==> yarrow: inputs <==
## conv_mac
module conv_mac (
    input         clk,
    input         rst,           
    input         in_valid,
    input  [31:0] OperandA,      
    input  [31:0] OperandB,      
    input  [7:0]  kernel_size,
    output        out_valid,
    output [31:0] result
);
Settings: LEC_CHECK=0, ABC_AREA=1, CAP_MARGIN=0, CORE_ASPECT_RATIO=1.57, CORE_MARGIN=2, CORE_UTILIZATION=49, CTS_CLUSTER_DIAMETER=320, CTS_CLUSTER_SIZE=100, HOLD_SLACK_MARGIN=0.3, PLACE_DENSITY_LB_ADDON=0.29, SLEW_MARGIN=20, TNS_END_PERCENT=5; clock period 44.0 ns.
run.sh (not shown) runs the stock make flow with config.mk's settings and CLKGATE_MAP_FILE=.
==> inputs of nickel, as changes to yarrow <==
CAP_MARGIN = 20   (was 0)
CORE_ASPECT_RATIO = default   (was 1.57)
CORE_UTILIZATION = 45   (was 49)
CTS_CLUSTER_DIAMETER = default   (was 320)
CTS_CLUSTER_SIZE = default   (was 100)
HOLD_SLACK_MARGIN = default   (was 0.3)
PLACE_DENSITY_LB_ADDON = default   (was 0.29)
TNS_END_PERCENT = default   (was 5)
==> flow/constraint.sdc (replaced) <==
create_clock -name core_clock -period 33.0 [get_ports {clk}]
set_input_delay 6.6000 -clock core_clock [delete_from_list [all_inputs] [get_ports {clk}]]
set_output_delay 6.6000 -clock core_clock [all_outputs]
set_load 0.01 [all_outputs]
==> inputs of delta, as changes to yarrow <==
CAP_MARGIN = 20   (was 0)
CELL_PAD_IN_SITES_DETAIL_PLACEMENT = 2   (was default)
CORE_ASPECT_RATIO = default   (was 1.57)
CORE_UTILIZATION = 62   (was 49)
CTS_CLUSTER_DIAMETER = 53   (was 320)
CTS_CLUSTER_SIZE = default   (was 100)
GPL_TIMING_DRIVEN = 0   (was default)
HOLD_SLACK_MARGIN = default   (was 0.3)
MIN_ROUTING_LAYER = met2   (was default)
PLACE_DENSITY_LB_ADDON = default   (was 0.29)
SLEW_MARGIN = 0   (was 20)
TNS_END_PERCENT = 65   (was 5)
==> flow/constraint.sdc (replaced) <==
create_clock -name core_clock -period 43.3 [get_ports {clk}]
set_input_delay 8.6600 -clock core_clock [delete_from_list [all_inputs] [get_ports {clk}]]
set_output_delay 8.6600 -clock core_clock [all_outputs]
set_load 0.01 [all_outputs]
==> tab_implementation.tex <==
% Table of physical implementation metrics
\begin{tabular}{lr}
\hline
Metric & Value \\
\hline
\multicolumn{2}{l}{\textbf{Status}} \\
\quad Outcome & complete, no violations \\
\multicolumn{2}{l}{\textbf{Drt}} \\
\quad Detail Route Antenna Nets & 0 \\
\multicolumn{2}{l}{\textbf{Worst setup path}} \\
\quad Startpoint of the most critical register-to-register path & accumulator.Accumulator[28] \\
\quad Critical path endpoint category & register \\
\multicolumn{2}{l}{\textbf{Placement}} \\
\quad Placed cells & 8421 \\
\multicolumn{2}{l}{\textbf{Layout}} \\
\quad Non-filler cells in the finished layout & 8439 \\
\hline
\end{tabular}
The numbers above come from yarrow.

==> tab_implementation.tex <==
% Table of physical implementation metrics
\begin{tabular}{lr}
\hline
Metric & Value \\
\hline
\multicolumn{2}{l}{\textbf{Status}} \\
\quad Tool Error & [ERROR DPL-0033] detailed placement checks failed during check placement. \\
\quad Outcome & did not finish \\
\quad Last step reached & detailed placement \\
\multicolumn{2}{l}{\textbf{Logic synthesis}} \\
\quad Proportion of synthesized area in mux cells & 0.00362 \\
\hline
\end{tabular}
The numbers above come from delta.

==> tab_implementation.tex <==
% Table of physical implementation metrics
\begin{tabular}{lr}
\hline
Metric & Value \\
\hline
\multicolumn{2}{l}{\textbf{Final timing}} \\
\quad Worst setup slack after layout & -1.54 ns \\
\quad Setup-failing EPs final & 8 \\
\multicolumn{2}{l}{\textbf{Status}} \\
\quad Layout Check Fail Reasons & negative setup slack \\
\quad Outcome & finished with violations \\
\multicolumn{2}{l}{\textbf{Layout}} \\
\quad Non-filler cells in the finished layout & 10100 \\
\multicolumn{2}{l}{\textbf{Drt}} \\
\quad Detail Route Antenna Nets & 0 \\
\multicolumn{2}{l}{\textbf{Worst setup path}} \\
\quad Critical path endpoint category & register \\
\hline
\end{tabular}
The numbers above come from nickel.


========
==> run a: inputs <==
==> flow/design.v <==
module floating_Mult(
    input               clk, 
    input               rst,
    input       [31:0]  OperandA,
    input       [31:0]  OperandB,
    input               in_valid,
    output              zero_exponent,  
    output              Exception,  
    output              NaN,  
    output reg          out_valid,
    output reg  [31:0]  out
);
    reg sign_out;
    reg normalize;  
    reg [7:0] Exponent_out;
    reg [22:0] Mantissa_out;
    reg [23:0] OperandA_reg, OperandB_reg;  
    reg [47:0] Mantissa_product;
    localparam BIAS = 127;
    always @(*) begin
        out = 32'b0;
        out_valid = 1'b0;
        sign_out = 1'b0;
        normalize = 1'b0;
        Exponent_out = 8'b0;
        Mantissa_out = 23'b0;
        OperandA_reg = 24'b0;
        OperandB_reg = 24'b0;
        Mantissa_product = 48'b0;
        if(~rst) begin
            out = 32'b0;
            out_valid = 1'b0;
        end
        else if(in_valid) begin 
            sign_out = OperandA[31] ^ OperandB[31];
       		OperandA_reg = (|OperandA[30:23]) ? {1'b1, OperandA[22:0]} : {1'b0, OperandA[22:0]};
            OperandB_reg = (|OperandB[30:23]) ? {1'b1, OperandB[22:0]} : {1'b0, OperandB[22:0]};
            Mantissa_product = OperandA_reg * OperandB_reg;
            normalize = Mantissa_product[47];  
            if(~normalize && ~zero_exponent) begin
      			Mantissa_product = Mantissa_product << 1 ;
      			Mantissa_out = Mantissa_product[46:24] + Mantissa_product[23] ;  
      			normalize = Mantissa_product[47];
      			Exponent_out = (OperandA[30:23] + OperandB[30:23] - BIAS);
    		end
  			else begin
  				Mantissa_out = Mantissa_product [46:24];  
  				Exponent_out = (OperandA[30:23] + OperandB[30:23] - BIAS) + normalize;
  			end
            if (zero_exponent) begin
                out = 32'b0;
                out_valid = 1'b1;
            end
            else if(NaN) begin
                out = {sign_out,8'b1111_1111, 23'b111_1111_1111_1111_1111_1111};
                out_valid = 1'b1;
            end
            else if(Exception) begin
                out = {sign_out,8'b1111_1111,23'b0};
                out_valid = 1'b1;
            end
            else if (normalize) begin
                out = {sign_out, Exponent_out, Mantissa_out};
                out_valid = 1'b1;
            end
        end
        else begin  
            out = 32'b0;
            out_valid = 1'b0;
        end
    end
    assign Exception = ( ( (&OperandA[30:23]) && (OperandA[22:0] == 0) )   || ( (&OperandB[30:23]) && (OperandB[22:0] == 0) ) ) ? 1'b1 : 1'b0;
    assign zero_exponent = ((OperandA[30:23] == 0) | (OperandB[30:23] == 0)) ? 1'b1 : 1'b0;
    assign NaN =( ( (OperandA[30:23] == 8'b1111_1111) && (OperandA [22:0] != 23'b0) ) || ( (OperandB[30:23] == 8'b1111_1111) && (OperandB [22:0] != 23'b0) ) ) ? 1 : 0; 
endmodule
module Adder(
    input               clk,
    input               rst,
    input       [31:0]  OperandA,
    input       [31:0]  OperandB,
    input               in_valid,
    output              Exception,  
    output              zero_exponent,
    output              NaN,
    output reg out_valid,
output reg [31:0] out
    );
reg signA;
reg [23:0] mantissaA;
reg [7:0] expA;
reg signB;
reg [23:0] mantissaB;
reg [7:0] expB, expB_new;
reg [24:0] mantissa_sum;
reg [23:0] mantissaB_shift;
reg sign_out;
reg [7:0] exp_out;
reg [22:0] mantissa_out;
reg [8:0] Diff_exponent;  
integer norm_i;
always @(*) begin
    out = 32'b0;
    out_valid = 1'b0;
    expB_new = 8'b0;
    mantissa_sum = 25'b0;
    mantissaB_shift = 24'b0;
    sign_out = 1'b0;
    exp_out = 8'b0;
    mantissa_out = 23'b0;
    Diff_exponent = 9'b0;
    signA = OperandA [31];
    expA = OperandA [30:23];
    mantissaA = (|OperandA[30:23]) ? {1'b1, OperandA[22:0]} : {1'b0, OperandA[22:0]};
    signB = OperandB [31];
    expB = OperandB [30:23];
    mantissaB = (|OperandB[30:23]) ? {1'b1, OperandB[22:0]} : {1'b0, OperandB[22:0]};
    if (~rst) begin
        out = 32'b0;
        out_valid = 1'b0;
    end
    else if(in_valid) begin
       if (expA < expB) begin
            {signA, expA, mantissaA, signB, expB, mantissaB} = {signB, expB, mantissaB, signA, expA, mantissaA};
        end
        Diff_exponent = expA - expB ;
        expB_new = expB + Diff_exponent ;
        mantissaB_shift = (Diff_exponent > 0) ? mantissaB >> Diff_exponent : mantissaB ;
        exp_out = expA;
        if(signA == signB) begin
            mantissa_sum = mantissaA + mantissaB_shift;
            sign_out = signA;
        end
        else begin
        if(mantissaA >= mantissaB_shift) begin
            mantissa_sum = mantissaA - mantissaB_shift;
            sign_out = signA;
        end
        else begin
            mantissa_sum = mantissaB_shift - mantissaA;
            sign_out = signB ;
        end
        end
        if(mantissa_sum[24]) begin
            mantissa_sum = mantissa_sum >> 1;  
            exp_out = exp_out + 1 ;
        end 
        for (norm_i = 0; norm_i < 24; norm_i = norm_i + 1)
            if (~ mantissa_sum[23] & (|mantissa_sum) )
            begin
            mantissa_sum = mantissa_sum << 1;
            exp_out = exp_out - 1;
            end
        mantissa_out = mantissa_sum[22:0];
         if(NaN) begin
            out = {sign_out,8'b1111_1111, 23'b111_1111_1111_1111_1111_1111};
            out_valid = 1'b1;
        end
        else if(Exception) begin
            out = {sign_out,8'b1111_1111,23'b0};
            out_valid = 1'b1;
        end
        else begin
            out = {sign_out, exp_out, mantissa_out};
            out_valid = 1'b1;
        end
    end
    else begin
        out_valid = 1'b0;
    end
end
assign NaN =( ( (OperandA[30:23] == 8'b1111_1111) && (OperandA [22:0] != 23'b0) ) || ( (OperandB[30:23] == 8'b1111_1111) && (OperandB [22:0] != 23'b0) ) ) ? 1 : 0;
assign Exception = ( ( (&OperandA[30:23]) && (OperandA[22:0] == 0) )   || ( (&OperandB[30:23]) && (OperandB[22:0] == 0) ) ) ? 1'b1 : 1'b0;
endmodule 
module Accumulator(
    input               clk, 
    input               rst,
    input    [31:0]     IN1,
    input               in_valid,
    input [7:0]         kernel_size,
    output reg [31:0]   Accumulator,
    output reg              output_valid
    );
wire [31:0] out;
wire [15:0] counter_tmp;
reg  [15:0] counter ;
assign counter_tmp = kernel_size*kernel_size;
always @(posedge clk or negedge rst) begin
    if(~rst) begin
        Accumulator <= 0;
        output_valid <= 0;
        counter <= 0;
    end
    else if (in_valid) begin
      counter <= counter + 1 ;
        if (counter == counter_tmp-1)
          begin
            counter <= 0;
            output_valid <= 1;
            Accumulator <= (counter == 0) ? IN1 : out;  
          end
        else if (counter == 0)begin
          Accumulator <= IN1;  
          output_valid <= 0;
        end
       else
         begin
        Accumulator <= out;
        output_valid <= 0;
         end
    end
    else begin
      Accumulator <= Accumulator;  
      output_valid <= 0;
      end
end
        Adder add_inst(
            .clk(clk),
            .rst(rst),
            .OperandA(IN1),
            .OperandB(Accumulator),
            .in_valid(in_valid),
            .Exception(),
            .zero_exponent(),
            .NaN(),
            .out_valid(),
            .out(out)
        );
endmodule 
module conv_mac (
    input         clk,
    input         rst,           
    input         in_valid,
    input  [31:0] OperandA,      
    input  [31:0] OperandB,      
    input  [7:0]  kernel_size,
    output        out_valid,
    output [31:0] result
);
wire        acc_en;
wire [31:0] mult_result;
floating_Mult multiplier(
    .clk(clk),
    .rst(rst),
    .OperandA(OperandA),
    .OperandB(OperandB),
    .in_valid(in_valid),
    .zero_exponent(),
    .Exception(),
    .NaN(),
    .out_valid(acc_en),
    .out(mult_result)
);
Accumulator accumulator(
    .clk(clk),
    .rst(rst),
    .IN1(mult_result),
    .in_valid(acc_en),
    .Accumulator(result),
    .output_valid(out_valid),
    .kernel_size(kernel_size)
);
endmodule
==> flow/run.sh <==
#!/bin/bash
# the make line also repeats each setting of config.mk as NAME=value (left out here)
make -C /OpenROAD-flow-scripts/flow DESIGN_CONFIG=/design/flow/config.mk WORK_HOME=/design/flow/orfs CLKGATE_MAP_FILE= finish
==> flow/config.mk <==
export PLATFORM = sky130hd
export DESIGN_NAME = conv_mac
export DESIGN_NICKNAME = conv_mac
export VERILOG_FILES = /design/flow/design.v
export SDC_FILE = /design/flow/constraint.sdc
export NUM_CORES = 4
export LEC_CHECK = 0
export ABC_AREA = 1
export CAP_MARGIN = 20
export CELL_PAD_IN_SITES_DETAIL_PLACEMENT = 0
export CELL_PAD_IN_SITES_GLOBAL_PLACEMENT = 2
export CORE_ASPECT_RATIO = 0.72
export CORE_MARGIN = 2
export CORE_UTILIZATION = 21
export CTS_CLUSTER_DIAMETER = 336
export CTS_CLUSTER_SIZE = 99
export GPL_ROUTABILITY_DRIVEN = 0
export MAX_ROUTING_LAYER = met4
export MIN_ROUTING_LAYER = met1
export PLACE_DENSITY_LB_ADDON = 0.3
export SLEW_MARGIN = 20
export TNS_END_PERCENT = 5
==> flow/constraint.sdc <==
create_clock -name core_clock -period 74.6 [get_ports {clk}]
set_input_delay 14.9200 -clock core_clock [delete_from_list [all_inputs] [get_ports {clk}]]
set_output_delay 14.9200 -clock core_clock [all_outputs]
set_load 0.01 [all_outputs]
==> inputs of run b, as changes to run a <==
Settings changed: CELL_PAD_IN_SITES_DETAIL_PLACEMENT 0 to not set, CELL_PAD_IN_SITES_GLOBAL_PLACEMENT 2 to not set, CORE_ASPECT_RATIO 0.72 to not set, CORE_UTILIZATION 21 to 72, CTS_CLUSTER_DIAMETER 336 to 215, CTS_CLUSTER_SIZE 99 to 60, GPL_ROUTABILITY_DRIVEN 0 to not set, MAX_ROUTING_LAYER met4 to not set, MIN_ROUTING_LAYER met1 to not set, PLACE_DENSITY set to 0.35, PLACE_DENSITY_LB_ADDON 0.3 to not set, SETUP_SLACK_MARGIN set to 2.44, TNS_END_PERCENT 5 to not set.
==> flow/constraint.sdc (replaced) <==
create_clock -name core_clock -period 37.4 [get_ports {clk}]
set_input_delay 7.4800 -clock core_clock [delete_from_list [all_inputs] [get_ports {clk}]]
set_output_delay 7.4800 -clock core_clock [all_outputs]
set_load 0.01 [all_outputs]
==> inputs of run c, as changes to run a <==
Settings changed: CAP_MARGIN 20 to 0, CELL_PAD_IN_SITES_DETAIL_PLACEMENT 0 to not set, CELL_PAD_IN_SITES_GLOBAL_PLACEMENT 2 to not set, CORE_ASPECT_RATIO 0.72 to 0.52, CORE_UTILIZATION 21 to 49, CTS_CLUSTER_DIAMETER 336 to 320, CTS_CLUSTER_SIZE 99 to 100, GPL_ROUTABILITY_DRIVEN 0 to not set, MAX_ROUTING_LAYER met4 to not set, MIN_ROUTING_LAYER met1 to not set, PLACE_DENSITY_LB_ADDON 0.3 to not set.
==> flow/constraint.sdc (replaced) <==
create_clock -name core_clock -period 44.0 [get_ports {clk}]
set_input_delay 8.8000 -clock core_clock [delete_from_list [all_inputs] [get_ports {clk}]]
set_output_delay 8.8000 -clock core_clock [all_outputs]
set_load 0.01 [all_outputs]
==> inputs of run d, as changes to run a <==
Settings changed: CAP_MARGIN 20 to 40, CELL_PAD_IN_SITES_DETAIL_PLACEMENT 0 to not set, CELL_PAD_IN_SITES_GLOBAL_PLACEMENT 2 to not set, CORE_ASPECT_RATIO 0.72 to 1.57, CORE_UTILIZATION 21 to 40, CTS_CLUSTER_DIAMETER 336 to 320, CTS_CLUSTER_SIZE 99 to 100, GPL_ROUTABILITY_DRIVEN 0 to not set, MAX_ROUTING_LAYER met4 to not set, MIN_ROUTING_LAYER met1 to not set, PLACE_DENSITY_LB_ADDON 0.3 to 0.29.
==> flow/constraint.sdc (replaced) <==
create_clock -name core_clock -period 44.0 [get_ports {clk}]
set_input_delay 8.8000 -clock core_clock [delete_from_list [all_inputs] [get_ports {clk}]]
set_output_delay 8.8000 -clock core_clock [all_outputs]
set_load 0.01 [all_outputs]
==> qor summary <==
item                                                                                           run d                   run b                                    run c                                    run a
Total DRC errors in the routed layout                                                              0                       -                                        0                                        0
Count of inverters other than clock inverters in the layout                                     1474                       -                                     1474                                     1474
Setup TNS after final layout                                                                    0 ns                       -                                     0 ns                                     0 ns
Proportion of cell area spent on the clock network                                           0.00408                       -                                  0.00325                                  0.00325
Number of max-cap violations                                                                       0                       -                                        0                                        0
Placed cell count                                                                               8701                    8091                                     8482                                     9973
Post-route met1 wirelength                                                                   59.9 mm                       -                                  86.5 mm                                  99.7 mm
Cell kind with the greatest summed area                                                  logic gates                       -                              logic gates                              logic gates
Final weighted congestion in routability-driven placement                                       1.01                    1.14                                     1.13                                        -
Critical path capture point                                  accumulator.Accumulator[29]$_DFFE_PN0P_                       -  accumulator.Accumulator[29]$_DFFE_PN0P_  accumulator.Accumulator[27]$_DFFE_PN0P_
Fin. max-slew vios                                                                                 0                       -                                        0                                        0
FF/Latch Area                                                                            0.00123 mm²                       -                              0.00123 mm²                              0.00123 mm²
Via Count                                                                                      45748                       -                                    47404                                    44894
Status                                                                       complete, no violations  stopped before the end                  complete, no violations                  complete, no violations
Failing step                                                                                       -                 5_1_grt                                        -                                        -
Die Ht                                                                                        421 µm                  252 µm                                   221 µm                                   393 µm
